## CPU
module CPU(clk, rst, memoryData, memoryAddress, dataOut, readSignal, writeSignal, AC);
input clk;
input rst;  
input [15:0] memoryData;
reg [3:0] state;
reg [5:0] PC;
reg [10:0] MAR;
reg signed [15:0] MBR;
reg [3:0] opcode;
reg M;
reg [15:0] IR;
reg zeroFlag, overflowFlag, carryFlag, negativeFlag;
output reg readSignal;
output reg writeSignal;
output reg signed [15:0] AC;
output reg [15:0] dataOut; 
output reg [10:0] memoryAddress;
reg signed [15:0] result;
parameter Load = 4'd1, Store = 4'd2, Add = 4'd3, Sub = 4'd4, Mul = 4'd5, Div = 4'd6 , Branch = 4'd7, BRZ = 4'd8;
always @ (posedge clk) begin
	if (rst) begin
	PC <= 0;
	state = 0;
	AC <= 0;
	dataOut <= 0;
	memoryAddress <= 0;
	zeroFlag = 0;
	overflowFlag = 0;
	carryFlag = 0;
	negativeFlag = 0;
	readSignal = 1;
	writeSignal = 0;
	end
	else
	case (state)
		0: begin  
			MAR <= PC;
			state = 1;
		end
		1: begin  
			writeSignal = 0;
			readSignal = 1;
			memoryAddress <= MAR;
			PC <= PC + 1;
			state = 2;
		end
		2:state = 3;  
		3: begin
			MBR <= memoryData;
			state = 4;
		end
		4: begin
			IR <= MBR;
			state = 5;
		end
		5: begin  
			opcode <= IR[15:12];
			M <= IR[11];
			MAR <= IR[10:0];
			state = 6;
		end
		6: begin
				if (opcode == Branch) begin  
					PC <= MAR; 
					state = 0;
				end
				else if (opcode == BRZ) begin  
					if(zeroFlag == 1 && M == 1) begin
						PC <= MAR;
						state = 0;
					end
					else begin
						state = 0;
					end
				end
				else begin
					state = 7;
				end
		end
		7: begin
			if (opcode == Store) begin
				memoryAddress <= MAR;
			end
			state = 8;
		end
		8: begin
			if (opcode == Store) begin  
				writeSignal = 1;
  ...
clock: 42.0 ns
lec_check: 0
cap_margin: 20
core_aspect_ratio: 0.74
core_margin: 2
core_utilization: 40
gpl_timing_driven: 1
place_density: 0.6
slew_margin: 15
run.sh (not shown) runs the stock make flow with config.mk's settings and CLKGATE_MAP_FILE=.
The baseline went through all stages and came out clean.
==> next run, changes <==
Settings changed: CORE_ASPECT_RATIO 0.74 to unset, CTS_CLUSTER_DIAMETER set to 245, CTS_CLUSTER_SIZE set to 98, GPL_TIMING_DRIVEN 1 to unset, SLEW_MARGIN 15 to 20, TNS_END_PERCENT set to 15.
The new run finished with timing, DRC and antenna clean.
Via count goes down by 0.72%.
Final cell count went down by 0.53%.
Hold slack gains 14 ps.
Register-to-register slack improved by 1000 ps.
Utilization falls by 0.55 points.
Synthesized area is unchanged.
Total power falls by 0.71%.
Sequential share of layout area is unchanged.
Combinational power is about the same.
Final area stays the same.
==> next run, changes <==
Settings changed: CORE_UTILIZATION 40 to 52, CTS_CLUSTER_DIAMETER 245 to unset, CTS_CLUSTER_SIZE 98 to unset, TNS_END_PERCENT 15 to unset.
Clock period 42.0 ns to 38.3 ns, I/O delays scaled along.
=> Wire length went down by about 1.1%. Worst hold slack got worse by 8.6 ps. Clock-buffer cell count went up by 1. Via count went down by about 0.9%. Fmax went up by about 5%. Non-clock buffer count went down by 2.
==> next run, changes <==
Settings changed: ABC_AREA set to 1, CORE_UTILIZATION 52 to 58.
Clock period 38.3 ns to 28.8 ns, I/O delays scaled along.
Total power increases by 28%.
Register-to-register slack degrades by 1600 ps.
Sequential share of layout area goes down by 1.1 points.
Non-clock buffer count rose by 130.
Setup slack loses 1600 ps.
Critical path depth rose by 92.
Routed wire length went down by 2.6%.
Hold slack loses 9.4 ps.
Area after synthesis shrinks by 0.75%.
Cell area grows by 8.2%.
Sequential power increases by 33%.

== run 1 ==
Starting RTL as in the previous note.
export LEC_CHECK = 0
export ABC_AREA = 1
export CAP_MARGIN = 10
export CORE_ASPECT_RATIO = 0.95
export CORE_MARGIN = 5
export CORE_UTILIZATION = 63
export CTS_CLUSTER_DIAMETER = 187
export CTS_CLUSTER_SIZE = 36
export MAX_ROUTING_LAYER = met4
export PLACE_DENSITY_LB_ADDON = 0.27
export SETUP_SLACK_MARGIN = 5.0
export SLEW_MARGIN = 10
create_clock -name core_clock -period 35.8 [get_ports {clk}]
For run 2, these inputs were changed with respect to run 1:
- CORE_UTILIZATION now 50, was 63
- CORE_ASPECT_RATIO now 0.52, was 0.95
- HOLD_SLACK_MARGIN now 0.21, previously not set
- MAX_ROUTING_LAYER now met5, was met4
- PLACE_DENSITY_LB_ADDON now 0.06, was 0.27
- CELL_PAD_IN_SITES_GLOBAL_PLACEMENT now 1, previously not set
- ABC_AREA now 0, was 1
- CAP_MARGIN now 5, was 10
- GPL_TIMING_DRIVEN now 0, previously not set
- SETUP_SLACK_MARGIN now -2.0, was 5.0
- CTS_CLUSTER_SIZE now 25, was 36
- CTS_CLUSTER_DIAMETER now 252, was 187
- CELL_PAD_IN_SITES_DETAIL_PLACEMENT now 2, previously not set
- GPL_ROUTABILITY_DRIVEN now 0, previously not set
Results
Run 2 did not finish; the tool stopped in 3_5_place_dp with error DPL-0033. Summary of run 2 over run 1: and-or/or-and share of the synthesized area moved up; die size grew by 26%; yosys cell count went down; adder-cell area share of the yosys netlist -0.18 points. Changes observed in run 2 relative to run 1: area after synthesis moved up, yosys stat chip area +0.76%, number of rows in the core area shrank by about 18%. Area fraction in and, or, nand and nor cells was higher in the run labelled run 1. Run 2 vs run 1 — post-synthesis net count dropped by more than 10%.
Relative to run 2, the following input files were edited for run 3:
- changing CORE_UTILIZATION from 50 to 40
- removing GPL_TIMING_DRIVEN (formerly 0)
- changing CORE_MARGIN from 5 to 2
- setting TNS_END_PERCENT to 95 for the first time
- changing CAP_MARGIN from 5 to 20
- removing HOLD_SLACK_MARGIN (formerly 0.21)
- changing SLEW_MARGIN from 10 to 20
- removing ABC_AREA (formerly 0)
- removing CORE_ASPECT_RATIO (formerly 0.52)
- removing GPL_ROUTABILITY_DRIVEN (formerly 0)
- removing PLACE_DENSITY_LB_ADDON (formerly 0.06)
- removing MAX_ROUTING_LAYER (formerly met5)
- removing CTS_CLUSTER_DIAMETER (formerly 252)
- removing CTS_CLUSTER_SIZE (formerly 25)
- removing CELL_PAD_IN_SITES_GLOBAL_PLACEMENT (formerly 1)
- removing SETUP_SLACK_MARGIN (formerly -2.0)
- changing the clock period (ns, I/O delays scaled along) from 35.8 to 42.0
==> results <==
- Status run 3: flow complete, layout not clean - capacitance limit, slew limit, setup timing
- Run 2 did not finish; the tool stopped in 3_5_place_dp with error DPL-0033.
- Summary of run 3 over run 2: post-synth tally of flip-flops with integrated enable held steady, die area now larger, synthesized area barely changed, placeable core area went up.
The following lists how run 4 was set up differently from run 3:
- GPL_TIMING_DRIVEN: unset -> 0
- CORE_ASPECT_RATIO: unset -> 0.97
- PLACE_DENSITY: unset -> 0.6
- CELL_PAD_IN_SITES_DETAIL_PLACEMENT: 2 -> unset
- TNS_END_PERCENT: 95 -> unset
[summary]
- Run 4: full flow OK, the timing, DRC and antenna checks passed
- Compared with run 3, run 4 shows layout clock buffer count higher by 1.
- Run 4 vs. run 3: die outline width increased about 1.5%, area added between synthesis and finish went up 0.55 points.
- Run 4 — setup slack 2870 ps higher, run 3 as reference
- As far as sequential share of layout area is concerned, run 3 and run 4 perform about the same.
- Run 3 has higher number of search-and-repair iterations in the first detailed-routing pass than run 4.
- Total power in run 4 vs run 3: down 7.7%
- Between run 4 and run 3, it is run 4 whose post-route clock period utilization is lower, by 6.8 points.
- Route | run 4 vs run 3 | wire shorter in run 4
No activity file was given, so power comes from the tool's default toggle rates.
